`flow/run.sh`:
```
#!/bin/bash
# the make line also repeats each setting of config.mk as NAME=value (left out here)
make -C /OpenROAD-flow-scripts/flow DESIGN_CONFIG=/design/flow/config.mk WORK_HOME=/design/flow/orfs CLKGATE_MAP_FILE= finish
```
`flow/config.mk`:
```
export PLATFORM = sky130hd
export DESIGN_NAME = RNG
export DESIGN_NICKNAME = RNG
export VERILOG_FILES = /design/flow/design.v
export SDC_FILE = /design/flow/constraint.sdc
export NUM_CORES = 4
export LEC_CHECK = 0
export CAP_MARGIN = 20
export CORE_MARGIN = 2
export CORE_UTILIZATION = 70
export CTS_CLUSTER_DIAMETER = 32
export CTS_CLUSTER_SIZE = 36
export PLACE_DENSITY = 0.6
export SETUP_SLACK_MARGIN = 0.37
export SLEW_MARGIN = 20
```
`flow/constraint.sdc`:
```
create_clock -name core_clock -period 2.17 [get_ports {CLK}]
set_input_delay 0.4340 -clock core_clock [delete_from_list [all_inputs] [get_ports {CLK}]]
set_output_delay 0.4340 -clock core_clock [all_outputs]
set_load 0.01 [all_outputs]
```
`flow/design.v`:
```
`timescale 1ns / 1ps
module RNG(
    input               CLK,
    input               RST,
    input               RND_IN,
    output reg [7:0]    OUT,
    output reg          WE,
    input               FULL
);
reg [7:0]           RND_DAT;
reg [2:0]           RND_SHIFT;
reg                 RND_CNT;
reg [15:0]          start;
reg                 tog;
reg                 rd;
reg                 rd_ok;
reg                 init;
reg [63:0]          l0_0;
reg [64:0]          l0_1;
reg [65:0]          l0_2;
reg [63:0]          l1_0;
reg [64:0]          l1_1;
reg [65:0]          l1_2;
reg [63:0]          l2_0;
reg [64:0]          l2_1;
reg [65:0]          l2_2;
reg [63:0]          l3_0;
reg [64:0]          l3_1;
reg [65:0]          l3_2;
reg [63:0]          l4_0;
reg [64:0]          l4_1;
reg [65:0]          l4_2;
reg [63:0]          l5_0;
reg [64:0]          l5_1;
reg [65:0]          l5_2;
reg [63:0]          l6_0;
reg [64:0]          l6_1;
reg [65:0]          l6_2;
reg [63:0]          l7_0;
reg [64:0]          l7_1;
reg [65:0]          l7_2;
reg [15:0]          i_cnt;
reg [3:0]           upd;
always @(posedge CLK)
begin
    if (!RST) begin
        rd_ok <= 0;
        i_cnt <= 0;
        init <= 0;
        upd <= 0;
        WE <= 0;
    end else begin
        if (init == 0) begin
            rd_ok <= 0;
            if (i_cnt == 208)
                init = 1;
            else if (rd == 1) begin
                rd_ok <= 1;
                i_cnt <= i_cnt + 1;
                case (i_cnt)
                    0:   l0_0[7:0]   <= RND_DAT;
                    1:   l0_0[15:8]  <= RND_DAT;
                    2:   l0_0[23:16] <= RND_DAT;
                    3:   l0_0[31:24] <= RND_DAT;
                    4:   l0_0[39:32] <= RND_DAT;
                    5:   l0_0[47:40] <= RND_DAT;
                    6:   l0_0[55:48] <= RND_DAT;
                    7:   l0_0[63:56] <= RND_DAT;
                    8:   l0_1[7:0]   <= RND_DAT;
                    9:   l0_1[15:8]  <= RND_DAT;
                    10:  l0_1[23:16] <= RND_DAT;
                    11:  l0_1[31:24] <= RND_DAT;
                    12:  l0_1[39:32] <= RND_DAT;
                    13:  l0_1[47:40] <= RND_DAT;
                    14:  l0_1[55:48] <= RND_DAT;
                    15:  l0_1[63:56] <= RND_DAT;
                    16:  l0_1[64]    <= RND_DAT[3];
                    17:  l0_2[7:0]   <= RND_DAT;
                    18:  l0_2[15:8]  <= RND_DAT;
                    19:  l0_2[23:16] <= RND_DAT;
                    20:  l0_2[31:24] <= RND_DAT;
                    21:  l0_2[39:32] <= RND_DAT;
                    22:  l0_2[47:40] <= RND_DAT;
                    23:  l0_2[55:48] <= RND_DAT;
                    24:  l0_2[63:56] <= RND_DAT;
                    25:  l0_2[65:64] <= RND_DAT[5:4];
                    26:  l1_0[7:0]   <= RND_DAT;
                    27:  l1_0[15:8]  <= RND_DAT;
                    28:  l1_0[23:16] <= RND_DAT;
                    29:  l1_0[31:24] <= RND_DAT;
                    30:  l1_0[39:32] <= RND_DAT;
                    31:  l1_0[47:40] <= RND_DAT;
                    32:  l1_0[55:48] <= RND_DAT;
                    33:  l1_0[63:56] <= RND_DAT;
                    34:  l1_1[7:0]   <= RND_DAT;
                    35:  l1_1[15:8]  <= RND_DAT;
                    36:  l1_1[23:16] <= RND_DAT;
                    37:  l1_1[31:24] <= RND_DAT;
                    38:  l1_1[39:32] <= RND_DAT;
                    39:  l1_1[47:40] <= RND_DAT;
                    40:  l1_1[55:48] <= RND_DAT;
                    41:  l1_1[63:56] <= RND_DAT;
                    42:  l1_1[64]    <= RND_DAT[1];
                    43:  l1_2[7:0]   <= RND_DAT;
                    44:  l1_2[15:8]  <= RND_DAT;
                    45:  l1_2[23:16] <= RND_DAT;
                    46:  l1_2[31:24] <= RND_DAT;
                    47:  l1_2[39:32] <= RND_DAT;
                    48:  l1_2[47:40] <= RND_DAT;
                    49:  l1_2[55:48] <= RND_DAT;
                    50:  l1_2[63:56] <= RND_DAT;
                    51:  l1_2[65:64] <= RND_DAT[7:6];
                    52:  l2_0[7:0]   <= RND_DAT;
                    53:  l2_0[15:8]  <= RND_DAT;
                    54:  l2_0[23:16] <= RND_DAT;
                    55:  l2_0[31:24] <= RND_DAT;
                    56:  l2_0[39:32] <= RND_DAT;
                    57:  l2_0[47:40] <= RND_DAT;
                    58:  l2_0[55:48] <= RND_DAT;
                    59:  l2_0[63:56] <= RND_DAT;
                    60:  l2_1[7:0]   <= RND_DAT;
                    61:  l2_1[15:8]  <= RND_DAT;
                    62:  l2_1[23:16] <= RND_DAT;
                    63:  l2_1[31:24] <= RND_DAT;
                    64:  l2_1[39:32] <= RND_DAT;
                    65:  l2_1[47:40] <= RND_DAT;
                    66:  l2_1[55:48] <= RND_DAT;
                    67:  l2_1[63:56] <= RND_DAT;
                    68:  l2_1[64]    <= RND_DAT[0];
                    69:  l2_2[7:0]   <= RND_DAT;
                    70:  l2_2[15:8]  <= RND_DAT;
                    71:  l2_2[23:16] <= RND_DAT;
                    72:  l2_2[31:24] <= RND_DAT;
                    73:  l2_2[39:32] <= RND_DAT;
                    74:  l2_2[47:40] <= RND_DAT;
                    75:  l2_2[55:48] <= RND_DAT;
                    76:  l2_2[63:56] <= RND_DAT;
                    77:  l2_2[65:64] <= RND_DAT[3:2];
                    78:  l3_0[7:0]   <= RND_DAT;
                    79:  l3_0[15:8]  <= RND_DAT;
                    80:  l3_0[23:16] <= RND_DAT;
                    81:  l3_0[31:24] <= RND_DAT;
                    82:  l3_0[39:32] <= RND_DAT;
                    83:  l3_0[47:40] <= RND_DAT;
                    84:  l3_0[55:48] <= RND_DAT;
                    85:  l3_0[63:56] <= RND_DAT;
                    86:  l3_1[7:0]   <= RND_DAT;
                    87:  l3_1[15:8]  <= RND_DAT;
                    88:  l3_1[23:16] <= RND_DAT;
                    89:  l3_1[31:24] <= RND_DAT;
                    90:  l3_1[39:32] <= RND_DAT;
                    91:  l3_1[47:40] <= RND_DAT;
                    92:  l3_1[55:48] <= RND_DAT;
                    93:  l3_1[63:56] <= RND_DAT;
                    94:  l3_1[64]    <= RND_DAT[7];
                    95:  l3_2[7:0]   <= RND_DAT;
                    96:  l3_2[15:8]  <= RND_DAT;
                    97:  l3_2[23:16] <= RND_DAT;
                    98:  l3_2[31:24] <= RND_DAT;
                    99:  l3_2[39:32] <= RND_DAT;
                    100: l3_2[47:40] <= RND_DAT;
                    101: l3_2[55:48] <= RND_DAT;
                    102: l3_2[63:56] <= RND_DAT;
                    103: l3_2[65:64] <= RND_DAT[1:0];
                    104:  l4_0[7:0]   <= RND_DAT;
                    105: l4_0[15:8]  <= RND_DAT;
                    106: l4_0[23:16] <= RND_DAT;
                    107: l4_0[31:24] <= RND_DAT;
                    108: l4_0[39:32] <= RND_DAT;
                    109: l4_0[47:40] <= RND_DAT;
                    110: l4_0[55:48] <= RND_DAT;
                    111: l4_0[63:56] <= RND_DAT;
                    112: l4_1[7:0]   <= RND_DAT;
                    113: l4_1[15:8]  <= RND_DAT;
                    114: l4_1[23:16] <= RND_DAT;
                    115: l4_1[31:24] <= RND_DAT;
                    116: l4_1[39:32] <= RND_DAT;
                    117: l4_1[47:40] <= RND_DAT;
                    118: l4_1[55:48] <= RND_DAT;
                    119: l4_1[63:56] <= RND_DAT;
                    120: l4_1[64]    <= RND_DAT[3];
                    121: l4_2[7:0]   <= RND_DAT;
                    122: l4_2[15:8]  <= RND_DAT;
                    123: l4_2[23:16] <= RND_DAT;
                    124: l4_2[31:24] <= RND_DAT;
                    125: l4_2[39:32] <= RND_DAT;
                    126: l4_2[47:40] <= RND_DAT;
                    127: l4_2[55:48] <= RND_DAT;
                    128: l4_2[63:56] <= RND_DAT;
                    129: l4_2[65:64] <= RND_DAT[5:4];
                    130: l5_0[7:0]   <= RND_DAT;
                    131: l5_0[15:8]  <= RND_DAT;
                    132: l5_0[23:16] <= RND_DAT;
                    133: l5_0[31:24] <= RND_DAT;
                    134: l5_0[39:32] <= RND_DAT;
                    135: l5_0[47:40] <= RND_DAT;
                    136: l5_0[55:48] <= RND_DAT;
                    137: l5_0[63:56] <= RND_DAT;
                    138: l5_1[7:0]   <= RND_DAT;
                    139: l5_1[15:8]  <= RND_DAT;
                    140: l5_1[23:16] <= RND_DAT;
                    141: l5_1[31:24] <= RND_DAT;
                    142: l5_1[39:32] <= RND_DAT;
                    143: l5_1[47:40] <= RND_DAT;
                    144: l5_1[55:48] <= RND_DAT;
                    145: l5_1[63:56] <= RND_DAT;
                    146: l5_1[64]    <= RND_DAT[1];
                    147: l5_2[7:0]   <= RND_DAT;
                    148: l5_2[15:8]  <= RND_DAT;
                    149: l5_2[23:16] <= RND_DAT;
                    150: l5_2[31:24] <= RND_DAT;
                    151: l5_2[39:32] <= RND_DAT;
                    152: l5_2[47:40] <= RND_DAT;
                    153: l5_2[55:48] <= RND_DAT;
                    154: l5_2[63:56] <= RND_DAT;
                    155: l5_2[65:64] <= RND_DAT[7:6];
                    156: l6_0[7:0]   <= RND_DAT;
                    157: l6_0[15:8]  <= RND_DAT;
                    158: l6_0[23:16] <= RND_DAT;
                    159: l6_0[31:24] <= RND_DAT;
                    160: l6_0[39:32] <= RND_DAT;
                    161: l6_0[47:40] <= RND_DAT;
                    162: l6_0[55:48] <= RND_DAT;
                    163: l6_0[63:56] <= RND_DAT;
                    164: l6_1[7:0]   <= RND_DAT;
                    165: l6_1[15:8]  <= RND_DAT;
                    166: l6_1[23:16] <= RND_DAT;
                    167: l6_1[31:24] <= RND_DAT;
                    168: l6_1[39:32] <= RND_DAT;
                    169: l6_1[47:40] <= RND_DAT;
                    170: l6_1[55:48] <= RND_DAT;
                    171: l6_1[63:56] <= RND_DAT;
                    172: l6_1[64]    <= RND_DAT[0];
                    173: l6_2[7:0]   <= RND_DAT;
                    174: l6_2[15:8]  <= RND_DAT;
                    175: l6_2[23:16] <= RND_DAT;
                    176: l6_2[31:24] <= RND_DAT;
                    177: l6_2[39:32] <= RND_DAT;
                    178: l6_2[47:40] <= RND_DAT;
                    179: l6_2[55:48] <= RND_DAT;
                    180: l6_2[63:56] <= RND_DAT;
                    181: l6_2[65:64] <= RND_DAT[3:2];
                    182: l7_0[7:0]   <= RND_DAT;
                    183: l7_0[15:8]  <= RND_DAT;
                    184: l7_0[23:16] <= RND_DAT;
                    185: l7_0[31:24] <= RND_DAT;
                    186: l7_0[39:32] <= RND_DAT;
                    187: l7_0[47:40] <= RND_DAT;
                    188: l7_0[55:48] <= RND_DAT;
                    189: l7_0[63:56] <= RND_DAT;
                    190: l7_1[7:0]   <= RND_DAT;
                    191: l7_1[15:8]  <= RND_DAT;
                    192: l7_1[23:16] <= RND_DAT;
                    193: l7_1[31:24] <= RND_DAT;
                    194: l7_1[39:32] <= RND_DAT;
                    195: l7_1[47:40] <= RND_DAT;
                    196: l7_1[55:48] <= RND_DAT;
                    197: l7_1[63:56] <= RND_DAT;
                    198: l7_1[64]    <= RND_DAT[7];
                    199: l7_2[7:0]   <= RND_DAT;
                    200: l7_2[15:8]  <= RND_DAT;
                    201: l7_2[23:16] <= RND_DAT;
                    202: l7_2[31:24] <= RND_DAT;
                    203: l7_2[39:32] <= RND_DAT;
                    204: l7_2[47:40] <= RND_DAT;
                    205: l7_2[55:48] <= RND_DAT;
                    206: l7_2[63:56] <= RND_DAT;
                    207: l7_2[65:64] <= RND_DAT[1:0];
                endcase
            end
        end else begin
            rd_ok <= 0;
            WE <= 0;
            if (FULL == 0) begin
                WE <= 1;
                OUT <= { l7_0[0] ^ l7_1[0], l6_0[0] ^ l6_1[0], l5_0[0] ^ l5_1[0], l4_0[0] ^ l4_1[0], l3_0[0] ^ l3_1[0], l2_0[0] ^ l2_1[0], l1_0[0] ^ l1_1[0], l0_0[0] ^ l0_1[0]};
                l7_2 <= (l7_2 >> 1) | ((l7_2[0] ^ l7_2[1] ^ l7_2[9] ^ l7_2[10]) << 65);
                l6_2 <= (l6_2 >> 1) | ((l6_2[0] ^ l6_2[1] ^ l6_2[9] ^ l6_2[10]) << 65);
                l5_2 <= (l5_2 >> 1) | ((l5_2[0] ^ l5_2[1] ^ l5_2[9] ^ l5_2[10]) << 65);
                l4_2 <= (l4_2 >> 1) | ((l4_2[0] ^ l4_2[1] ^ l4_2[9] ^ l4_2[10]) << 65);
                l3_2 <= (l3_2 >> 1) | ((l3_2[0] ^ l3_2[1] ^ l3_2[9] ^ l3_2[10]) << 65);
                l2_2 <= (l2_2 >> 1) | ((l2_2[0] ^ l2_2[1] ^ l2_2[9] ^ l2_2[10]) << 65);
                l1_2 <= (l1_2 >> 1) | ((l1_2[0] ^ l1_2[1] ^ l1_2[9] ^ l1_2[10]) << 65);
                l0_2 <= (l0_2 >> 1) | ((l0_2[0] ^ l0_2[1] ^ l0_2[9] ^ l0_2[10]) << 65);
                if (l7_2[0] == 0)
                    l7_0 <= (l7_0 >> 1) | ((l7_0[0] ^ l7_0[1] ^ l7_0[3] ^ l7_0[4]) << 63);
                else
                    l7_1 <= (l7_1 >> 1) | ((l7_1[0] ^ l7_1[18]) << 64);
                if (l6_2[0] == 0)
                    l6_0 <= (l6_0 >> 1) | ((l6_0[0] ^ l6_0[1] ^ l6_0[3] ^ l6_0[4]) << 63);
                else
                    l6_1 <= (l6_1 >> 1) | ((l6_1[0] ^ l6_1[18]) << 64);
                if (l5_2[0] == 0)
                    l5_0 <= (l5_0 >> 1) | ((l5_0[0] ^ l5_0[1] ^ l5_0[3] ^ l5_0[4]) << 63);
                else
                    l5_1 <= (l5_1 >> 1) | ((l5_1[0] ^ l5_1[18]) << 64);
                if (l4_2[0] == 0)
                    l4_0 <= (l4_0 >> 1) | ((l4_0[0] ^ l4_0[1] ^ l4_0[3] ^ l4_0[4]) << 63);
                else
                    l4_1 <= (l4_1 >> 1) | ((l4_1[0] ^ l4_1[18]) << 64);
                if (l3_2[0] == 0)
                    l3_0 <= (l3_0 >> 1) | ((l3_0[0] ^ l3_0[1] ^ l3_0[3] ^ l3_0[4]) << 63);
                else
                    l3_1 <= (l3_1 >> 1) | ((l3_1[0] ^ l3_1[18]) << 64);
                if (l2_2[0] == 0)
                    l2_0 <= (l2_0 >> 1) | ((l2_0[0] ^ l2_0[1] ^ l2_0[3] ^ l2_0[4]) << 63);
                else
                    l2_1 <= (l2_1 >> 1) | ((l2_1[0] ^ l2_1[18]) << 64);
                if (l1_2[0] == 0)
                    l1_0 <= (l1_0 >> 1) | ((l1_0[0] ^ l1_0[1] ^ l1_0[3] ^ l1_0[4]) << 63);
                else
                    l1_1 <= (l1_1 >> 1) | ((l1_1[0] ^ l1_1[18]) << 64);
                if (l0_2[0] == 0)
                    l0_0 <= (l0_0 >> 1) | ((l0_0[0] ^ l0_0[1] ^ l0_0[3] ^ l0_0[4]) << 63);
                else
                    l0_1 <= (l0_1 >> 1) | ((l0_1[0] ^ l0_1[18]) << 64);
            end else begin
                if (rd == 1) begin
                    rd_ok <= 1;
                    upd <= upd + 1;
                    case (upd)
                        0:  l0_0[9:2] <= RND_DAT;
                        1:  l1_0[9:2] <= RND_DAT;
                        2:  l2_0[9:2] <= RND_DAT;
                        3:  l3_0[9:2] <= RND_DAT;
                        4:  l4_0[9:2] <= RND_DAT;
                        5:  l5_0[9:2] <= RND_DAT;
                        6:  l6_0[9:2] <= RND_DAT;
                        7:  l7_0[9:2] <= RND_DAT;
                        8:  l0_1[9:2] <= RND_DAT;
                        9:  l1_1[9:2] <= RND_DAT;
                        10: l2_1[9:2] <= RND_DAT;
                        11: l3_1[9:2] <= RND_DAT;
                        12: l4_1[9:2] <= RND_DAT;
                        13: l5_1[9:2] <= RND_DAT;
                        14: l6_1[9:2] <= RND_DAT;
                        15: l7_1[9:2] <= RND_DAT;
                    endcase
                end
            end
        end
    end
end
always @(posedge CLK)
begin
    if (!RST) begin
        RND_SHIFT <= 0;
        start <= 0;
        tog <= 0;
        rd <= 0;
        RND_CNT <= 0;
        RND_DAT <= 0;
    end else begin
        RND_CNT <= !RND_CNT;
        if (rd_ok)
            rd <= 0;
        if (RND_IN == 0) begin
            tog <= 0;
        end else if (tog == 0) begin
            tog <= 1;
            RND_SHIFT <= RND_SHIFT + 1;
            RND_DAT[RND_SHIFT] <= RND_DAT[RND_SHIFT] ^ RND_CNT;
            if (RND_SHIFT == 0) begin
                if (start < 1024)
                    start <= start + 1;
                else begin
                    rd <= 1;
                end
            end
        end
    end
end
endmodule
```
==> notes.md, run 1 <==
Implementation summary

In the synthesized netlist, the cells that appear most often are sky130_fd_sc_hd__nand2_1, sky130_fd_sc_hd__edfxtp_1, sky130_fd_sc_hd__clkbuf_1, sky130_fd_sc_hd__a21oi_1, sky130_fd_sc_hd__nor2_1. The routed design could run at a clock period as short as around 2.6 ns. The launching point of the worst reg2reg path is i_cnt[10]. The global-route wire length before repair is 281 mm. The run finished, with violations left.

The report puts the cell count of the worst reg-to-reg path at 9. The iteration count of the initial detailed-routing pass is 7. The number of remaining DRC errors is 0. The cell area after placement is about 73,000 um^2. The via count is 48,825.

The launch point of the worst min-delay path is recorded as RST. The data required time at the worst endpoint is 2.72 ns. In this run the layout overhead on the synthesized area is reported as 26.8%. The final setup slack of the worst path is -0.449 ns.

The buffer_ports step reported a buffer count of 12. The die height is between 300 and 400 um. The synthesized design spends more area on one cell type than any other, namely sky130_fd_sc_hd__edfxtp_1. After floorplanning, the core was divided into between 100 and 150 placement rows.

The power attributed to sequential cells is 0.0341 W. The switching portion of total power comes to approximately a fifth. The post-synth net total is 6,018. The launch point of the critical path was reported as i_cnt[10]. Setup repair after global routing could not meet its margin everywhere. The area taken by multi-input combinational cells is reported as around 19,000 um^2. The main kind of combinational logic by area is simple AND/OR/NAND/NOR gates. The clock network burns a little over half of the power. The residual overflow from global routing is 0. Pin placement for this block handled 13 I/O pins. The script computed a power per unit cell area of between 900 and 1000 nW/um^2. The power report lists cell-internal power as between 0.06 and 0.07 W. For this sky-water flow run, the detailed-routed wirelength per cell is reported as between 20 and 25 um.

The synthesized netlist handed to floorplanning was reported with a cell count of between 5,000 and 6,000. The net switching component of the power is between 0.015 and 0.02 W. The reported leakage power is between 30 and 40 nW. The share of the core filled with cells is around 90%. Hold analysis shows the worst path with a depth of 5.

The routability congestion estimate is roughly 0.88. For this run, the leading register cell type out of synthesis is sky130_fd_sc_hd__edfxtp_1. Counting pins that exceed their max-slew limit in the final report gives 0.

The portion of synthesized area spent on multiplexers is less than 1%. Per the CTS log, the maximum H-tree level is 5. The type of the most critical hold path is input pin to flop.

Traced cell by cell, the critical path runs through or4_4 > buf_12 > nor4_4 > buf_4 > a2bb2oi_4 > buf_12 > buf_16 > buf_16 > a21oi_2. The total area inside the core boundary comes to 94,900 um^2. The pin count of the biggest net entering global routing is around 240. The clock net in this run drives a total of around 1,600 sinks. TritonCTS built the clock tree. The highest-delay cell along the critical path is sky130_fd_sc_hd__or4_4. The total design power is around 0.078 W. Headroom to the max-slew limit came out at 28.3%. In this run, CTS created clock tree buffers numbering around 280. The design area is 85,000 um^2.

The residual antenna-violating net count after detailed routing is 0. The peak clock frequency supported by timing is about 380 MHz. The number of antenna violations at the first check in global routing was 5. The estimated wirelength of the detail-placed design is roughly 100 mm.

On the worst path, the slowest cell contributes a delay of 0.57 ns. After synthesis, the design contains 5,999 cells according to Yosys. The largest delay contributor family on the critical path is buffers and inverters. Between clock sinks in the finished design, the worst skew comes to 0.0578 ns. In the synthesized netlist the async set-or-reset flop fraction comes to 0%. In the finished design, the share of the clock period the worst path needs comes to 121%. The analysis reports a worst IR drop on VDD of about 0.85 mV.

Per the detail_route report, vias per standard cell equal roughly 6.2. Summed over its instances, the top area cell type makes up 70.3% of the synthesized netlist area. The clock-pin slew of the registers on the worst-case setup and hold paths is 0.05 ns.

In this run the deepest clock path goes through 4 buffers. The finished design was reported to have a net count of about 6,400. The power of the combinational group is between 0.001 and 0.0015 W. The count of max-cap constraint violations is 0.

The total die area is around 98,000 um^2. Yosys reported a register bit count of ~1,600. The internal reg-to-reg setup slack is -0.45 ns. The pre-CTS setup check shows a worst slack of -0.447 ns.

The kind of critical path is flop to flop. Once iteration 0 of detailed routing completed, the report listed 7,286 DRC markers. The final number of hold-violating endpoints is 0. The post-synthesis average cell area is roughly 11 um^2.

The root buffer cell chosen for the clock tree is sky130_fd_sc_hd__clkbuf_16. Of the total power, combinational logic draws ~1.5%. Of the synthesized area, sequential elements account for about 70%. For this configuration, the core starts out at a cell density of just over 70%. The number of warnings in the stage logs is 60. The die is around 310 um wide. Looking at the gate-level netlist, the highest instance count belongs to sky130_fd_sc_hd__nand2_1. For this run, the total global-route usage over all layers was measured as between 30 and 40%. The depth of the critical timing path with buffers and inverters included is 9. By area the synthesized netlist is led by sky130_fd_sc_hd__edfxtp_1, sky130_fd_sc_hd__nand2_1, sky130_fd_sc_hd__clkbuf_1.

The skew report gives the latency at the later pin of the worst-skew pair as between 0.8 and 0.9 ns. The number of global-route vias before repair is between 40,000 and 50,000. The type of element capturing the critical path is a flop.

The number of fill cells is 3,605. The register area is between 40,000 and 50,000 um^2. The total buffers and inverters traversed by the critical path is 5. The pin slew with the least headroom to its limit is ~1.1 ns.

The post-synthesis cell area is roughly 67,000 um^2. The highest fanout seen on the critical path is 9. After Yosys synthesis, full adders, half adders and majority gates account for less than 1% of the synthesized area. The simple-gate share of the synthesized area is approximately a fifth. The worst setup path endpoint is l2_1[44]. The worst endpoint data arrival time is approximately 3.2 ns. STA classifies the critical path startpoint as a flop. The capture instance of the worst register-to-register path is l2_1[44]. In this run, the synthesized area fraction spent on AND-OR/OR-AND gates is recorded as 4.06%. Counting flops with a built-in enable in the synthesized netlist gives 1,568. The chip area in the Yosys report is 67,000 um^2. Per the synthesis report, the XOR/XNOR share of the synthesized area is between 1 and 1.5%. Counting the warning lines in the Yosys log gives 1. The layout checks failed on setup timing. Hold repair after CTS inserted 0 buffers. The final-report setup violation count is 1,514. The worst-case hold path end point is i_cnt[11]. The final wirelength is about 190 mm. The top power consumer group is clock.

The sequential group share of total power is between 40 and 50%. In the Yosys stats the netlist draws on roughly 52 distinct library cells. For the clock group, total power comes out at around 0.043 W.
==> metal layers <==
layer / up-vias / GRT usage [%] / routed length (um)
met3: 738 / 8.79 / 22600
met2: 3512 / 60.3 / 91300
met1: 23594 / 49.6 / 66300
li1: 20975 / - / -
met5: - / 0 / 34
met4: 6 / 19.3 / 11000
==> metrics by stage <==
step / std cells / setup TNS (ns) / hold WS, ns
finish: 7862 / -405.92 / 0.294
global route: 7859 / -458.27 / 0.278
CTS: 7832 / -281.26 / 0.234
detailed placement: 7312 / -430.36 / 0.446
global placement: 7312 / -395.89 / 0.444
floorplan: 5999 / -123.89 / 0.430
==> cell type report <==
cell class	instances	area share [%]
inverters	22	0.0972
flip-flops and latches	1621	56.7
multi-input cells	3912	22.5
diodes	3	0.00884
well taps	1265	1.86
clock inverters	171	2.09
clock buffers	309	8.49
repair buffers	559	8.29
==> repair_timing <==
item                                    4_1_cts  5_1_grt
pin swaps                                    85       75
gates resized                               281      156
endpoints found under the setup margin     2784     3110
gates cloned                                  7        5
setup buffers                                33       22
hold endpoints to repair                      0        0
==> inputs of run 2 (changes only) <==
- CELL_PAD_IN_SITES_DETAIL_PLACEMENT: unset -> 0
- CORE_ASPECT_RATIO: unset -> 0.73
- CORE_UTILIZATION: 70 -> 72
- CTS_CLUSTER_DIAMETER: 32 -> 370
- CTS_CLUSTER_SIZE: 36 -> 26
- GPL_TIMING_DRIVEN: unset -> 1
- MAX_ROUTING_LAYER: unset -> met5
- PLACE_DENSITY: 0.6 -> unset
- SETUP_SLACK_MARGIN: 0.37 -> -0.19
- SLEW_MARGIN: 20 -> 40
- clock period: 2.17 -> 2.04 ns (I/O delays scaled with it)
==> run 2 against run 1 <==
Compared with the run above:
- still fails the layout checks on setup timing
- area after synthesis unchanged
- count of clock-buffer cells in the layout down 206
- register-to-register slack worse by 0.04 ns
- cell count down 5.5%
- hold slack worse by 0.15 ns
- first-iteration DRC count down 8.3%
- clock power down about 60%
- routed wire length down 13%
- critical path type unchanged
==> notes.md, run 2 <==
Implementation summary

Outcome: finished with violations (unchanged). Failing layout criteria: setup timing (unchanged). The number of rows created at floorplan is 95 (was 113). The largest buffer count on any clock path is 3 (was 4). RSZ-0062 raised after global routing: true (unchanged). The post-synthesis average cell area came to 11.2 um^2 (unchanged). The total design power is 0.0543 W (was 0.0778 W). The number of buffers added by the clock tree synthesis step is 72 (was 278). The via count is 45,526 (was 48,825). The worst setup path endpoint is l7_1[51] (was l2_1[44]). The share of synthesized area occupied by flip-flops and latches is 71.9% (unchanged). The type of the most critical hold path was input pin to flop (unchanged). The total negative slack is -488.29 ns (was -405.92 ns). The number of top-level design ports is 13 (unchanged). Main area contributors: sky130_fd_sc_hd__edfxtp_1, sky130_fd_sc_hd__nand2_1, sky130_fd_sc_hd__clkbuf_1 (unchanged).

Sequence of cells on the critical path: or4_4 > buf_6 > nor4_4 > a2bb2oi_4 > buf_12 > buf_12 > buf_12 > buf_12 > a21oi_4 (was or4_4 > buf_12 > nor4_4 > buf_4 > a2bb2oi_4 > buf_12 > buf_16 > buf_16 > a21oi_2). The total of buffers placed on input and output ports was 12 (unchanged). The most area-hungry cell type in the Yosys netlist is sky130_fd_sc_hd__edfxtp_1 (unchanged). The number of antenna violations at the first check in global routing is 5 (unchanged). The critical path's largest stage delay came to 0.61 ns (was 0.57 ns). The total number of clock tree sinks came to 1,621 (unchanged). The start point of the critical path is i_cnt[8] (was i_cnt[10]). The number of fill cells is 4,936 (was 3,605). The estimated wirelength of the detail-placed design is 105 mm (was 102 mm). The share of async-settable or async-resettable flops after synthesis is 0% (unchanged). The share of Yosys cell area claimed by the top area cell type came to 70.3% (unchanged). The number of warnings issued by yosys is 1 (unchanged). The final-report setup violation count is 1,586 (was 1,514). The post-synthesis cell area came to 67,000 um^2 (unchanged). The fraction of power spent switching nets is 19.8% (was 20.9%). The worst-case hold path end point was WE (was i_cnt[11]). The main flop type is sky130_fd_sc_hd__edfxtp_1 (unchanged). The final setup slack of the worst path is -0.489 ns (was -0.449 ns). The depth of the critical timing path with buffers and inverters included is 9 (unchanged). The iteration count of the initial detailed-routing pass is 6 (was 7). The most used standard cell by instance count after synthesis is sky130_fd_sc_hd__nand2_1 (unchanged). The ratio of routed vias to standard cells is 6.13 (was 6.21). Per STA, the library cell used most along the worst path is sky130_fd_sc_hd__buf_12. The xor and xnor area share after synthesis was 1.06% (unchanged). The pin count of the biggest net entering global routing was 217 (was 244). The count of cells along the worst hold path was 4 (was 5).

The sequential group share of total power came to 66.6% (was 43.8%). The total buffers and inverters traversed by the critical path was 5 (unchanged). The reported leakage power was 33.9 nW (was 37.5 nW).

The internal reg-to-reg setup slack is -0.49 ns (was -0.45 ns). The worst-case reg-to-reg path depth came to 9 (unchanged). The number of global-route vias before repair is 43,065 (was 48,891).

The highest fanout seen on the critical path is 8 (was 9). The per-cell routed wire length is 22.4 um (was 24.3 um). The floorplan utilization was 72.7% (was 70.6%). The routability congestion estimate is 0.906 (was 0.882). The top power consumer group is sequential cells (was clock). The launching point of the worst reg2reg path is i_cnt[8] (was i_cnt[10]). The die height is 265 um (was 313 um). The power attributed to sequential cells is 0.0361 W (was 0.0341 W).

The capture instance of the worst register-to-register path is l7_1[51] (was l2_1[44]). The count of unique library cells instantiated by Yosys is 52 (unchanged). The worst clock skew is 0.0362 ns (was 0.0578 ns).

The overall track demand over capacity in global routing came to 34.6% (was 37.9%). The worst endpoint data arrival time came to 2.93 ns (was 3.17 ns). The highest-delay cell along the critical path is sky130_fd_sc_hd__or4_4 (unchanged).

The number of design-rule violations left by the first detailed-router iteration is 6,680 (was 7,286). The sort of element at the start of the critical path was a flop (unchanged). The number of cells after detailed placement was 7,276 (was 7,312).

The data required time at the worst endpoint is 2.44 ns (was 2.72 ns). The number of remaining DRC errors is 0 (unchanged). The number of warnings in the stage logs is 54 (was 60). The floorplan core area is 92,100 um^2 (was 94,900 um^2). The post-route minimum period is 2.53 ns (was 2.62 ns). The final antenna diode count was 0 (was 3). The worst slack at placement was -0.727 ns (was -0.447 ns).

The power drawn by the clock network is 0.0170 W (was 0.0426 W). The cell count in the Yosys report came to 5,999 (unchanged). The largest delay contributor family on the critical path is simple AND/OR/NAND/NOR gates (was buffers and inverters).

The power of the combinational group came to 0.00121 W (was 0.00114 W). The kind of critical path was flop to flop (unchanged). The clock tree from TritonCTS is done (unchanged). The worst hold margin is 0.140 ns (was 0.294 ns). The post-route non-filler standard cell count is 7,427 (was 7,862). The simple-gate share of the synthesized area is 19.9% (unchanged).

The global-route wire length before repair is 252 mm (was 281 mm). The count of max-cap constraint violations was 0 (unchanged). Cell types with the highest counts after synthesis: sky130_fd_sc_hd__nand2_1, sky130_fd_sc_hd__edfxtp_1, sky130_fd_sc_hd__clkbuf_1, sky130_fd_sc_hd__a21oi_1, sky130_fd_sc_hd__nor2_1 (unchanged). The complex-gate fraction of the synthesized area was 4.06% (unchanged). The peak clock frequency supported by timing is 395 MHz (was 382 MHz).

The worst ir drop on vdd is 0.680 mV (was 0.854 mV). The number of max-slew violations in the final report is 0 (unchanged). The chip area in the Yosys report came to 67,000 um^2 (unchanged). The clock-pin slew of the registers on the worst-case setup and hold paths came to 0.12 ns (was 0.05 ns). The clock latency of the later-clocked register in the worst-skew pair is 0.68 ns (was 0.88 ns).

The synthesis-to-finish area growth is 14.8% (was 26.8%). The chip width came to 361 um (was 313 um). The portion of the clock cycle consumed by the worst path in the final layout is 124% (was 121%).

The residual antenna-violating net count after detailed routing is 0 (unchanged). The type of element capturing the critical path is a flop (unchanged). The residual overflow from global routing is 0 (unchanged). The final number of hold-violating endpoints is 0 (unchanged). The total die area was 95,500 um^2 (was 98,200 um^2). The synthesized-area fraction occupied by adder cells came to 0.280% (unchanged).

The H-tree depth is 3 (was 5). The proportion of power drawn by combinational gates is 2.2% (was 1.5%). The main kind of combinational logic by area was simple AND/OR/NAND/NOR gates (unchanged). The number of instances in the synthesized netlist was 5,999 (unchanged). The power per standard cell area is 706 nW/um^2 (was 915 nW/um^2). The post-synth net total came to 6,018 (unchanged).

The final net count was 6,202 (was 6,413). The number of enable flip-flop cells is 1,568 (unchanged). The internal power component is 0.0436 W (was 0.0615 W).

The startpoint of the worst hold path is RST (unchanged). The master cell of the clock root buffer was sky130_fd_sc_hd__clkbuf_16 (unchanged). The share of synthesized area spent on multiplexers is 0.189% (unchanged). The synthesized flop and latch total is 1,621 (unchanged).

The part of the total power dissipated in the clock network was 31.2% (was 54.7%). The net switching component of the power is 0.0107 W (was 0.0162 W). The worst relative slew slack came to 50.7% (was 28.3%). The pin slew with the least headroom to its limit came to 0.740 ns (was 1.07 ns).

The final wirelength is 166 mm (was 191 mm).
## run 2: repair_timing
action,CTS,global route
setup endpoints to repair,1225,1512
pin swaps,28,67
setup buffers,21,36
gates resized,97,178
hold buffers,0,0
gates cloned,1,3
## run 2: routing by layer
metal / vias up / global-route usage [%] / share of wire (%)
met5: - / 0 / 0.0066
met4: 2 / 8.78 / 2.4
met3: 293 / 6.41 / 13
met2: 2686 / 51.9 / 45
met1: 22203 / 53.4 / 39
li1: 20342 / - / -
## run 2: stage by stage
| step | cell area, um^2 | utilization [%] |
|---|---|---|
| final | 76900 | 83.5 |
| after global routing | 76900 | 83.5 |
| after CTS | 75900 | 82.4 |
| after detailed placement | 73300 | 79.6 |
| after global placement | 73300 | 79.6 |
| after floorplan | 67800 | - |
## run 2: layout make-up
cell class,count,area [um^2],area share (%)
clock buffers,103,2020,2.63
inverters,22,82.6,0.107
repair buffers,554,6530,8.49
flip-flops and latches,1621,48200,62.6
clock inverters,3,37.5,0.0488
well taps,1212,1520,1.97
multi-input cells,3912,18600,24.2
==> inputs of run 3 (changes only) <==
- CELL_PAD_IN_SITES_DETAIL_PLACEMENT: 0 -> unset
- CORE_ASPECT_RATIO: 0.73 -> unset
- CTS_CLUSTER_DIAMETER: 370 -> 93
- CTS_CLUSTER_SIZE: 26 -> unset
- GPL_TIMING_DRIVEN: 1 -> unset
- MAX_ROUTING_LAYER: met5 -> unset
- SETUP_SLACK_MARGIN: -0.19 -> 0.47
- SLEW_MARGIN: 40 -> 20
- clock period: 2.04 -> 2.1 ns (I/O delays scaled with it)
==> run 3 against run 2 <==
Compared with the run above:
- the layout still fails its checks (setup timing)
- sequential cell count stayed put
- clock power is 63% higher
- register-to-register slack better by 0.02 ns
- die area hardly changed
- area after synthesis stayed put
- critical path depth stayed put
- fmax is 1.5% lower
- sequential share of layout area is 2.2 points lower
==> notes.md, run 3 <==
Implementation summary

The reported leakage power was 35.3 nW (was 33.9 nW). The global-route wire length before repair is 263 mm (was 252 mm). The post-route non-filler standard cell count is 7,624 (was 7,427). The final wirelength is 174 mm (was 166 mm). The number of top-level design ports was 13 (unchanged). The portion of the clock cycle consumed by the worst path in the final layout was 122% (was 124%). The worst endpoint data arrival time is 3.08 ns (was 2.93 ns). Cell types with the highest counts after synthesis: sky130_fd_sc_hd__nand2_1, sky130_fd_sc_hd__edfxtp_1, sky130_fd_sc_hd__clkbuf_1, sky130_fd_sc_hd__a21oi_1, sky130_fd_sc_hd__nor2_1 (unchanged). The number of cells after detailed placement is 7,305 (was 7,276). The largest delay contributor family on the critical path is simple AND/OR/NAND/NOR gates (unchanged).

The power per standard cell area is 803 nW/um^2 (was 706 nW/um^2). The part of the total power dissipated in the clock network was 43.2% (was 31.2%). The final setup slack of the worst path was -0.468 ns (was -0.489 ns).

The routed metal-1 wire length is 63.6 mm (was 65.6 mm). The routability congestion estimate is 0.886 (was 0.906). The number of design-rule violations left by the first detailed-router iteration came to 6,716 (was 6,680). The design area is 79,700 um^2 (was 76,900 um^2). The worst hold margin is 0.162 ns (was 0.140 ns). The share of Yosys cell area claimed by the top area cell type is 70.3% (unchanged). The xor and xnor area share after synthesis came to 1.06% (unchanged). Outcome: finished with violations (unchanged). The cell area after placement is 73,400 um^2 (was 73,300 um^2). The floorplan utilization came to 72.9% (was 72.7%). The main flop type is sky130_fd_sc_hd__edfxtp_1 (unchanged). The worst setup path endpoint is l2_0[51] (was l7_1[51]). The type of the most critical hold path is input pin to flop (unchanged).

The synthesis-to-finish area growth is 19.0% (was 14.8%). The per-cell routed wire length came to 22.8 um (was 22.4 um). The sequential group share of total power is 54.9% (was 66.6%).

The number of rows created at floorplan is 111 (was 95). The number of enable flip-flop cells is 1,568 (unchanged). The critical path's largest stage delay is 0.54 ns (was 0.61 ns). The cell count in the Yosys report was 5,999 (unchanged).

RSZ-0062 raised after global routing: true (unchanged). The H-tree depth is 4 (was 3). The met3 wire length is 18.5 mm (was 21.3 mm). The chip width was 309 um (was 361 um).

The final number of hold-violating endpoints is 0 (unchanged). The final antenna diode count is 0 (unchanged). The highest fanout seen on the critical path is 8 (unchanged). The via count is 46,637 (was 45,526). The power attributed to sequential cells is 0.0352 W (was 0.0361 W). The main kind of combinational logic by area is simple AND/OR/NAND/NOR gates (unchanged).

The startpoint of the worst hold path is RST (unchanged). Sequence of cells on the critical path: or4_4 > buf_12 > nor4_4 > a2bb2oi_4 > buf_12 > buf_16 > buf_12 > buf_16 > nor2_4 (was or4_4 > buf_6 > nor4_4 > a2bb2oi_4 > buf_12 > buf_12 > buf_12 > buf_12 > a21oi_4). The clock tree from TritonCTS is done (unchanged). The capture instance of the worst register-to-register path is l2_0[51] (was l7_1[51]).

The number of remaining DRC errors was 0 (unchanged). The worst clock skew was 0.0193 ns (was 0.0362 ns). Failing layout criteria: setup timing (unchanged).

The dominant cell type by count on the critical path was sky130_fd_sc_hd__buf_12 (unchanged). The peak clock frequency supported by timing is 389 MHz (was 395 MHz). The routed length on met2 was 83.1 mm (was 75.5 mm). The number of antenna violations at the first check in global routing came to 2 (was 5). The total buffers and inverters traversed by the critical path came to 5 (unchanged). The top power consumer group is sequential cells (unchanged).

The highest-delay cell along the critical path is sky130_fd_sc_hd__or4_4 (unchanged). The synthesized-area fraction occupied by adder cells came to 0.280% (unchanged). The iteration count of the initial detailed-routing pass is 6 (unchanged).

The internal reg-to-reg setup slack is -0.47 ns (was -0.49 ns). The number of global-route vias before repair came to 45,801 (was 43,065). The fraction of power spent switching nets is 19.9% (was 19.8%). The ratio of routed vias to standard cells is 6.12 (was 6.13). The count of max-cap constraint violations is 0 (unchanged). The highest routing layer actually used was met5 (unchanged).

The worst-case hold path end point is i_cnt[0] (was WE). The power of the combinational group is 0.00115 W (was 0.00121 W). Main area contributors: sky130_fd_sc_hd__edfxtp_1, sky130_fd_sc_hd__nand2_1, sky130_fd_sc_hd__clkbuf_1 (unchanged). The share of synthesized area occupied by flip-flops and latches is 71.9% (unchanged). The number of fill cells is 4,335 (was 4,936). The estimated wirelength of the detail-placed design is 104 mm (was 105 mm). The pin slew with the least headroom to its limit was 0.941 ns (was 0.740 ns). The overall track demand over capacity in global routing is 36.8% (was 34.6%).

The count of unique library cells instantiated by Yosys is 52 (unchanged). The most used standard cell by instance count after synthesis is sky130_fd_sc_hd__nand2_1 (unchanged). The final-report setup violation count was 1,564 (was 1,586). The complex-gate fraction of the synthesized area is 4.06% (unchanged). The start point of the critical path is i_cnt[12] (was i_cnt[8]). The number of warnings issued by yosys is 1 (unchanged). The internal power component came to 0.0513 W (was 0.0436 W). The total die area is 95,500 um^2 (about the same). The proportion of power drawn by combinational gates is 1.8% (was 2.2%).

The kind of critical path is flop to flop (unchanged). The chip area in the Yosys report is 67,000 um^2 (unchanged). The share of async-settable or async-resettable flops after synthesis is 0% (unchanged). The number of warnings in the stage logs is 56 (was 54). The largest buffer count on any clock path came to 3 (unchanged).

The worst ir drop on vdd is 0.874 mV (was 0.680 mV). The power drawn by the clock network is 0.0277 W (was 0.0170 W). The clock-pin slew of the registers on the worst-case setup and hold paths is 0.06 ns (was 0.12 ns). The post-synthesis average cell area came to 11.2 um^2 (unchanged). The number of buffers added by the clock tree synthesis step is 155 (was 72).

The launching point of the worst reg2reg path is i_cnt[12] (was i_cnt[8]). The share of synthesized area spent on multiplexers is 0.189% (unchanged). The share of the core filled with cells is 86.7% (was 83.5%).

The total of buffers placed on input and output ports is 12 (unchanged). The total number of clock tree sinks is 1,621 (unchanged). The final net count is 6,274 (was 6,202). The count of cells along the worst hold path came to 4 (unchanged). The post-route minimum period is 2.57 ns (was 2.53 ns).

The most area-hungry cell type in the Yosys netlist is sky130_fd_sc_hd__edfxtp_1 (unchanged). The data required time at the worst endpoint is 2.61 ns (was 2.44 ns). The number of max-slew violations in the final report was 0 (unchanged).

The post-synth net total is 6,018 (unchanged). The simple-gate share of the synthesized area is 19.9% (unchanged). The worst relative slew slack is 36.7% (was 50.7%).

The residual antenna-violating net count after detailed routing came to 0 (unchanged). The type of element capturing the critical path is a flop (unchanged). The worst-case reg-to-reg path depth is 9 (unchanged). The pin count of the biggest net entering global routing came to 206 (was 217). The die height is 309 um (was 265 um).

The floorplan core area is 91,900 um^2 (was 92,100 um^2). The number of instances in the synthesized netlist is 5,999 (unchanged). The residual overflow from global routing is 0 (unchanged).

The post-synthesis cell area was 67,000 um^2 (unchanged). The synthesized flop and latch total is 1,621 (unchanged). The net switching component of the power is 0.0127 W (was 0.0107 W). The clock latency of the later-clocked register in the worst-skew pair was 0.78 ns (was 0.68 ns). The sort of element at the start of the critical path is a flop (unchanged). The depth of the critical timing path with buffers and inverters included was 9 (unchanged).

The master cell of the clock root buffer is sky130_fd_sc_hd__clkbuf_16 (unchanged).
==> run 3: layer usage <==
metal	global-route usage, %	vias to the layer above
met5	0	-
met4	17.3	4
met1	49.9	22770
li1	-	20599
met3	6.60	486
met2	58.8	2778
==> run 3: final cells by class <==
cell class              instances  area [um^2]  area share (%)
flip-flops and latches       1621        48200            60.4
multi-input cells            3912        18300            23.0
repair buffers                543         6630            8.32
clock buffers                 201         4250            5.33
well taps                    1243         1560            1.95
clock inverters                82          713           0.895
inverters                      22         82.6           0.104
==> run 3: metrics by stage <==
step                      setup TNS [ns]  worst slack (ns)  total power [W]
after global routing             -537.31            -0.506           0.0653
after CTS                        -453.20            -0.454           0.0639
after floorplan                  -206.70            -0.250           0.0364
after detailed placement         -470.69            -0.480           0.0370
final                            -462.05            -0.468           0.0640
after global placement           -419.82            -0.439           0.0369
==> run 3: timing repair <==
item	CTS	global route
pin swaps	15	40
hold buffers	0	0
endpoints found under the setup margin	3139	3160
buffers inserted	15	11
gates resized	67	99
gates cloned	7	3
==> inputs of run 4 (changes only) <==
- CORE_UTILIZATION: 72 -> 65
- CTS_CLUSTER_DIAMETER: 93 -> unset
- PLACE_DENSITY: unset -> 0.6
- SETUP_SLACK_MARGIN: 0.47 -> unset
- clock period: 2.1 -> 2.02 ns (I/O delays scaled with it)
==> run 4 against run 3 <==
Compared with the run above:
- still fails the layout checks on setup timing
- register-to-register slack worse by 0.04 ns
- clock power up 7%
- synthesized cell count stayed put
- combinational power increased by 6%
- worst setup slack got worse by 0.039 ns
- sequential cell count did not move
- power grew 5.4%
- die area rose by 11%
- first-iteration DRC count fell by 22%
- non-clock buffer count is 31 lower
- core utilization decreased by 8.6 points
- cell count rose by 1.3%
- critical path type unchanged
==> notes.md, run 4 <==
Implementation summary

The number of buffers inserted by hold repair at cts was 0 (unchanged). The highest-delay cell along the critical path is sky130_fd_sc_hd__or4_4 (unchanged). The share of the core filled with cells is 78.1% (was 86.7%). The worst ir drop on vdd is 0.779 mV (was 0.874 mV). The count of cells along the worst hold path is 3 (was 4). The number of antenna violations at the first check in global routing was 1 (was 2).

The final net count is 6,247 (was 6,274). The final number of hold-violating endpoints is 0 (unchanged). The final wirelength is 167 mm (was 174 mm). The proportion of power drawn by combinational gates is 1.8% (about the same). The synthesis-to-finish area growth is 18.9% (was 19.0%).

The top power consumer group is sequential cells (unchanged). The simple-gate share of the synthesized area is 19.9% (unchanged). RSZ-0062 raised after global routing: true (unchanged). Cell types with the highest counts after synthesis: sky130_fd_sc_hd__nand2_1, sky130_fd_sc_hd__edfxtp_1, sky130_fd_sc_hd__clkbuf_1, sky130_fd_sc_hd__a21oi_1, sky130_fd_sc_hd__nor2_1 (unchanged). The overall track demand over capacity in global routing came to 31.7% (was 36.8%). The worst-case hold path end point is rd_ok (was i_cnt[0]). The routability congestion estimate was 0.858 (was 0.886). The worst hold margin is 0.115 ns (was 0.162 ns).

The main kind of combinational logic by area is simple AND/OR/NAND/NOR gates (unchanged). The number of warnings issued by yosys is 1 (unchanged). The residual overflow from global routing is 0 (unchanged). The xor and xnor area share after synthesis is 1.06% (unchanged). The most area-hungry cell type in the Yosys netlist is sky130_fd_sc_hd__edfxtp_1 (unchanged). The number of cells after detailed placement is 7,420 (was 7,305). The count of max-cap constraint violations is 0 (unchanged). The largest buffer count on any clock path is 3 (unchanged). The clock latency of the later-clocked register in the worst-skew pair is 0.77 ns (was 0.78 ns). The die height came to 325 um (was 309 um). The total number of clock tree sinks is 1,621 (unchanged).

The share of Yosys cell area claimed by the top area cell type is 70.3% (unchanged). The capture instance of the worst register-to-register path is l4_1[25] (was l2_0[51]). The sort of element at the start of the critical path is a flop (unchanged).

The depth of the critical timing path with buffers and inverters included is 9 (unchanged). The dominant cell type by count on the critical path is sky130_fd_sc_hd__buf_16 (was sky130_fd_sc_hd__buf_12). The cell area after placement is 73,700 um^2 (was 73,400 um^2). The power per standard cell area was 846 nW/um^2 (was 803 nW/um^2). The type of element capturing the critical path is a flop (unchanged). The cell count in the Yosys report is 5,999 (unchanged).

The clock tree from TritonCTS is done (unchanged). Main area contributors: sky130_fd_sc_hd__edfxtp_1, sky130_fd_sc_hd__nand2_1, sky130_fd_sc_hd__clkbuf_1 (unchanged). The residual antenna-violating net count after detailed routing is 0 (unchanged).

The part of the total power dissipated in the clock network is 44.0% (was 43.2%). The main flop type is sky130_fd_sc_hd__edfxtp_1 (unchanged). The worst setup path endpoint is l4_1[25] (was l2_0[51]). The number of design-rule violations left by the first detailed-router iteration is 5,236 (was 6,716). The post-synthesis cell area came to 67,000 um^2 (unchanged).

The worst endpoint data arrival time came to 3.03 ns (was 3.08 ns). The sequential group share of total power is 54.2% (was 54.9%). The number of buffers added by the clock tree synthesis step is 159 (was 155). The data required time at the worst endpoint is 2.52 ns (was 2.61 ns). The count of unique library cells instantiated by Yosys came to 52 (unchanged). The internal power component is 0.0541 W (was 0.0513 W).

The kind of critical path is flop to flop (unchanged). The ratio of routed vias to standard cells came to 5.80 (was 6.12). The number of rows created at floorplan is 117 (was 111). The most used standard cell by instance count after synthesis was sky130_fd_sc_hd__nand2_1 (unchanged). The largest delay contributor family on the critical path was buffers and inverters (was simple AND/OR/NAND/NOR gates).

The number of enable flip-flop cells came to 1,568 (unchanged). The worst-case reg-to-reg path depth was 9 (unchanged). The H-tree depth is 4 (unchanged). The chip area in the Yosys report is 67,000 um^2 (unchanged). The start point of the critical path is i_cnt[8] (was i_cnt[12]). The clock-pin slew of the registers on the worst-case setup and hold paths is 0.06 ns (about the same). The pin slew with the least headroom to its limit came to 0.928 ns (was 0.941 ns).

The worst relative slew slack came to 38.2% (was 36.7%). The iteration count of the initial detailed-routing pass is 8 (was 6). The per-cell routed wire length came to 21.6 um (was 22.8 um).

The reported leakage power was 35.2 nW (was 35.3 nW). The peak clock frequency supported by timing is 396 MHz (was 389 MHz). The global-route wire length before repair was 257 mm (was 263 mm). The post-route non-filler standard cell count is 7,726 (was 7,624). The share of async-settable or async-resettable flops after synthesis is 0% (unchanged).

The total buffers and inverters traversed by the critical path is 5 (unchanged). The power of the combinational group is 0.00122 W (was 0.00115 W). The post-synth net total is 6,018 (unchanged). The estimated wirelength of the detail-placed design is 102 mm (was 104 mm). The critical path's largest stage delay is 0.55 ns (was 0.54 ns). The chip width is 325 um (was 309 um). The type of the most critical hold path is input pin to flop (unchanged). The complex-gate fraction of the synthesized area is 4.06% (unchanged). The master cell of the clock root buffer is sky130_fd_sc_hd__clkbuf_16 (unchanged).

The synthesized-area fraction occupied by adder cells is 0.280% (unchanged). The total die area is 106,000 um^2 (was 95,500 um^2). The pin count of the biggest net entering global routing was 190 (was 206). The post-route minimum period is 2.53 ns (was 2.57 ns). The number of top-level design ports is 13 (unchanged). The net switching component of the power is 0.0134 W (was 0.0127 W). The internal reg-to-reg setup slack came to -0.51 ns (was -0.47 ns). The total of buffers placed on input and output ports is 12 (unchanged). Sequence of cells on the critical path: or4_4 > buf_6 > nor4_4 > buf_4 > a2bb2oi_4 > buf_12 > buf_16 > buf_16 > a21oi_4 (was or4_4 > buf_12 > nor4_4 > a2bb2oi_4 > buf_12 > buf_16 > buf_12 > buf_16 > nor2_4). The synthesized flop and latch total came to 1,621 (unchanged). The portion of the clock cycle consumed by the worst path in the final layout is 125% (was 122%).

The final setup slack of the worst path was -0.507 ns (was -0.468 ns). The power attributed to sequential cells is 0.0366 W (was 0.0352 W). The number of warnings in the stage logs is 60 (was 56). The number of instances in the synthesized netlist is 5,999 (unchanged). The startpoint of the worst hold path is RST (unchanged). The number of global-route vias before repair is 43,484 (was 45,801). The number of max-slew violations in the final report is 0 (unchanged). The floorplan utilization is 65.7% (was 72.9%). The final-report setup violation count came to 1,574 (was 1,564). The worst clock skew is 0.0186 ns (was 0.0193 ns). The via count came to 44,840 (was 46,637). The fraction of power spent switching nets was 19.8% (was 19.9%). The post-synthesis average cell area is 11.2 um^2 (unchanged).

The share of synthesized area occupied by flip-flops and latches came to 71.9% (unchanged). The share of synthesized area spent on multiplexers is 0.189% (unchanged). The power drawn by the clock network came to 0.0296 W (was 0.0277 W). Failing layout criteria: setup timing (unchanged). The highest fanout seen on the critical path came to 11 (was 8). The design area is 79,600 um^2 (was 79,700 um^2). The floorplan core area came to 102,000 um^2 (was 91,900 um^2).

The number of remaining DRC errors is 0 (unchanged). Outcome: finished with violations (unchanged). The launching point of the worst reg2reg path is i_cnt[8] (was i_cnt[12]).
## run 4: routing by layer
layer | track usage, % | vias to the layer above | wire (um)
met5 | 0 | - | 8
met4 | 9.61 | 2 | 4760
met3 | 4.73 | 309 | 14100
met2 | 51.1 | 1968 | 80300
met1 | 45.5 | 22006 | 67500
li1 | - | 20555 | -
## run 4: through the flow
stage               setup TNS, ns  setup WS [ns]  power [W]
floorplan                 -310.43         -0.330     0.0379
global placement          -631.25         -0.591     0.0384
detailed placement        -638.30         -0.583     0.0385
CTS                       -514.62         -0.498     0.0676
global route              -656.90         -0.567     0.0690
finish                    -539.04         -0.507     0.0674
## run 4: what timing repair did
action,CTS,global route
resized,74,38
pin swaps,21,20
buffers inserted,9,2
setup endpoints to repair,1579,1821
gates cloned,4,4
## run 4: final cells by class
| class | instances | area, um^2 |
|---|---|---|
| Fill cell | 6362 | 22400 |
| Antenna cell | 1 | 2.50 |
| Clock buffer | 203 | 4390 |
| Timing Repair Buffer | 512 | 6320 |
| Sequential cell | 1621 | 48200 |
| Inverter | 22 | 82.6 |
| Tap cell | 1368 | 1710 |
| Multi-Input combinational cell | 3912 | 18200 |
| Clock inverter | 87 | 781 |
==> inputs of run 5 (changes only) <==
- CAP_MARGIN: 20 -> 0
- CORE_UTILIZATION: 65 -> 72
- CTS_CLUSTER_SIZE: unset -> 42
- PLACE_DENSITY: 0.6 -> 0.67
- SETUP_SLACK_MARGIN: unset -> 0.69
- clock period: 2.02 -> 3.56 ns (I/O delays scaled with it)
==> run 5 against run 4 <==
Compared with the run above:
- now clean on timing, DRC and antenna
- count of clock-buffer cells in the layout grew 3
- global-route usage is 2.2 points higher
- core utilization increased by 2.5 points
- first-iteration DRC count is 18% higher
- worst setup slack improved by 1.3 ns
- hold slack improved by 0.34 ns
- area after synthesis unchanged
- clock power decreased by 45%
- critical endpoint is now l5_1[48]
- largest cell class unchanged
- highest routed layer unchanged
==> notes.md, run 5 <==
Implementation summary

The number of enable flip-flop cells is 1,568 (unchanged). The synthesized-area fraction occupied by adder cells is 0.280% (unchanged). The worst-case reg-to-reg path depth is 7 (was 9). The power attributed to sequential cells is 0.0208 W (was 0.0366 W).

The peak clock frequency supported by timing is 356 MHz (was 396 MHz). The final net count came to 5,916 (was 6,247). The floorplan core area is 91,900 um^2 (was 102,000 um^2). The total negative slack is 0 ns (was -539.04 ns). The final wirelength is 160 mm (was 167 mm).

The master cell of the clock root buffer was sky130_fd_sc_hd__clkbuf_16 (unchanged). The pin slew with the least headroom to its limit came to 1.11 ns (was 0.928 ns). The internal power component is 0.0301 W (was 0.0541 W). The highest-delay cell along the critical path is sky130_fd_sc_hd__or3b_2 (was sky130_fd_sc_hd__or4_4). The clock tree from TritonCTS is done (unchanged). The synthesis-to-finish area growth is 10.5% (was 18.9%).

The number of buffers inserted by hold repair at cts came to 0 (unchanged). The reported leakage power came to 32.7 nW (was 35.2 nW). The number of warnings issued by yosys is 1 (unchanged). The routability congestion estimate is 0.861 (was 0.858). The startpoint of the worst hold path is start[9] (was RST).

The worst clock skew is 0.0279 ns (was 0.0186 ns). Outcome: finished clean (was finished with violations). The sort of element at the start of the critical path is a flop (unchanged).

The number of antenna violations at the first check in global routing came to 2 (was 1). The most area-hungry cell type in the Yosys netlist is sky130_fd_sc_hd__edfxtp_1 (unchanged). The fraction of power spent switching nets is 19.8% (about the same).

The simple-gate share of the synthesized area is 19.9% (unchanged). The highest fanout seen on the critical path is 8 (was 11). The total of buffers placed on input and output ports came to 12 (unchanged).

The number of warnings in the stage logs is 62 (was 60). The number of global-route vias before repair is 42,193 (was 43,484). The worst endpoint data arrival time is 3.26 ns (was 3.03 ns). The share of Yosys cell area claimed by the top area cell type is 70.3% (unchanged). The critical path's largest stage delay is 0.52 ns (was 0.55 ns). The most used standard cell by instance count after synthesis is sky130_fd_sc_hd__nand2_1 (unchanged). The data required time at the worst endpoint was 4.00 ns (was 2.52 ns).

The count of max-cap constraint violations is 0 (unchanged). The clock latency of the later-clocked register in the worst-skew pair is 0.77 ns (about the same). The depth of the critical timing path with buffers and inverters included is 7 (was 9).

The synthesized flop and latch total came to 1,621 (unchanged). The number of top-level design ports came to 13 (unchanged). The post-route minimum period is 2.81 ns (was 2.53 ns). The chip width is 309 um (was 325 um). The share of async-settable or async-resettable flops after synthesis is 0% (unchanged). The worst setup path endpoint is l5_1[48] (was l4_1[25]). The total design power came to 0.0375 W (was 0.0674 W). The cell count in the Yosys report is 5,999 (unchanged).

The count of unique library cells instantiated by Yosys is 52 (unchanged). The main kind of combinational logic by area is simple AND/OR/NAND/NOR gates (unchanged). The post-synthesis average cell area is 11.2 um^2 (unchanged). The estimated wirelength of the detail-placed design is 89.3 mm (was 102 mm). The ratio of routed vias to standard cells was 6.06 (was 5.80). The xor and xnor area share after synthesis is 1.06% (unchanged). The residual overflow from global routing is 0 (unchanged). The power per standard cell area was 507 nW/um^2 (was 846 nW/um^2). The number of buffers added by the clock tree synthesis step is 156 (was 159). The type of element capturing the critical path is a flop (unchanged). The main flop type is sky130_fd_sc_hd__edfxtp_1 (unchanged).

The total buffers and inverters traversed by the critical path is 2 (was 5). Sequence of cells on the critical path: inv_1 > ha_2 > or3b_2 > nor3_2 > buf_4 > nand2_1 > a21oi_4 (was or4_4 > buf_6 > nor4_4 > buf_4 > a2bb2oi_4 > buf_12 > buf_16 > buf_16 > a21oi_4). The number of remaining DRC errors came to 0 (unchanged). The fraction of met2 tracks used by global routing came to 53.1% (was 51.1%). The met3 usage came to 6.43% (was 4.73%). The post-synthesis cell area is 67,000 um^2 (unchanged). The floorplan utilization was 72.9% (was 65.7%). The worst slack at placement is 0.242 ns (was -0.583 ns). The pin count of the biggest net entering global routing is 275 (was 190). The H-tree depth came to 4 (unchanged). The worst relative slew slack was 26.0% (was 38.2%). The internal reg-to-reg setup slack came to 0.75 ns (was -0.51 ns).

The global-route wire length before repair is 245 mm (was 257 mm). The post-synth net total is 6,018 (unchanged). Cell types with the highest counts after synthesis: sky130_fd_sc_hd__nand2_1, sky130_fd_sc_hd__edfxtp_1, sky130_fd_sc_hd__clkbuf_1, sky130_fd_sc_hd__a21oi_1, sky130_fd_sc_hd__nor2_1 (unchanged). The portion of the clock cycle consumed by the worst path in the final layout is 79.0% (was 125%). The total number of clock tree sinks is 1,621 (unchanged).

Combinational power for this build is ~0.00056 W. The global-route layer with the greatest usage is met2 (unchanged). The final setup slack of the worst path is 0.748 ns (was -0.507 ns). RSZ-0062 raised after global routing: true (unchanged). The type of the most critical hold path is flop to flop (was input pin to flop). The iteration count of the initial detailed-routing pass is 7 (was 8). The residual antenna-violating net count after detailed routing came to 0 (unchanged). The complex-gate fraction of the synthesized area is 4.06% (unchanged). The share of the core filled with cells came to 80.5% (was 78.1%). Main area contributors: sky130_fd_sc_hd__edfxtp_1, sky130_fd_sc_hd__nand2_1, sky130_fd_sc_hd__clkbuf_1 (unchanged). The via count is 44,080 (was 44,840). The start point of the critical path is i_cnt[0] (was i_cnt[8]). The launching point of the worst reg2reg path is i_cnt[0] (was i_cnt[8]). The number of max-slew violations in the final report is 0 (unchanged). The largest buffer count on any clock path is 3 (unchanged). The part of the total power dissipated in the clock network was 43.2% (was 44.0%). The per-cell routed wire length is 22.0 um (was 21.6 um). The final-report setup violation count is 0 (was 1,574). The power drawn by the clock network is 0.0162 W (was 0.0296 W).

The kind of critical path was flop to flop (unchanged). The global-route met1 utilization came to 48.7% (was 45.5%). The clock-pin slew of the registers on the worst-case setup and hold paths is 0.06 ns (about the same).

The final number of hold-violating endpoints is 0 (unchanged). The proportion of power drawn by combinational gates is 1.5% (was 1.8%). The worst-case hold path end point is start[9] (was rd_ok). The share of synthesized area spent on multiplexers is 0.189% (unchanged). The number of design-rule violations left by the first detailed-router iteration is 6,186 (was 5,236). The net switching component of the power is 0.00744 W (was 0.0134 W). The share of synthesized area occupied by flip-flops and latches is 71.9% (unchanged). The top power consumer group is sequential cells (unchanged). The largest delay contributor family on the critical path is simple AND/OR/NAND/NOR gates (was buffers and inverters). The number of rows created at floorplan is 111 (was 117). The total die area is 95,500 um^2 (was 106,000 um^2). The count of cells along the worst hold path was 2 (was 3). The sequential group share of total power came to 55.3% (was 54.2%). The capture instance of the worst register-to-register path is l5_1[48] (was l4_1[25]). The die height is 309 um (was 325 um).

The worst ir drop on vdd is 0.477 mV (was 0.779 mV). The overall track demand over capacity in global routing is 33.9% (was 31.7%). The chip area in the Yosys report was 67,000 um^2 (unchanged). The number of instances in the synthesized netlist is 5,999 (unchanged).
## run 5: per-stage QoR
| stage | cells | hold WS, ns | area [um^2] |
|---|---|---|---|
| 6_report | 7269 | 0.459 | 74000 |
| 5_1_grt | 7267 | 0.474 | 74000 |
| 4_1_cts | 7267 | 0.461 | 73900 |
| 3_5_place_dp | 6975 | 0.446 | 68800 |
| 3_3_place_gp | 6975 | 0.443 | 68800 |
| 2_1_floorplan | 5999 | 0.430 | 67000 |
## run 5: what timing repair did
item                                    4_1_cts  5_1_grt
endpoints found under the setup margin      831      541
pin swaps                                     2        1
cloned                                        2        0
gates resized                                17       43
setup buffers                                 5        0
## run 5: cell type report
type,count,area (um^2)
sequential,1621,48200
fill,5392,17900
multi-input combinational,3912,17400
clock buffer,206,4360
timing repair buffer,184,1900
tap,1243,1560
clock inverter,79,601
inverter,22,82.6
antenna,2,5.00
## run 5: layer usage
| metal | wire, um | vias up |
|---|---|---|
| li1 | - | 19873 |
| met5 | 13 | - |
| met3 | 17200 | 349 |
| met1 | 62300 | 21431 |
| met2 | 75300 | 2425 |
| met4 | 5000 | 2 |
Power and IR drop assume default switching activity.
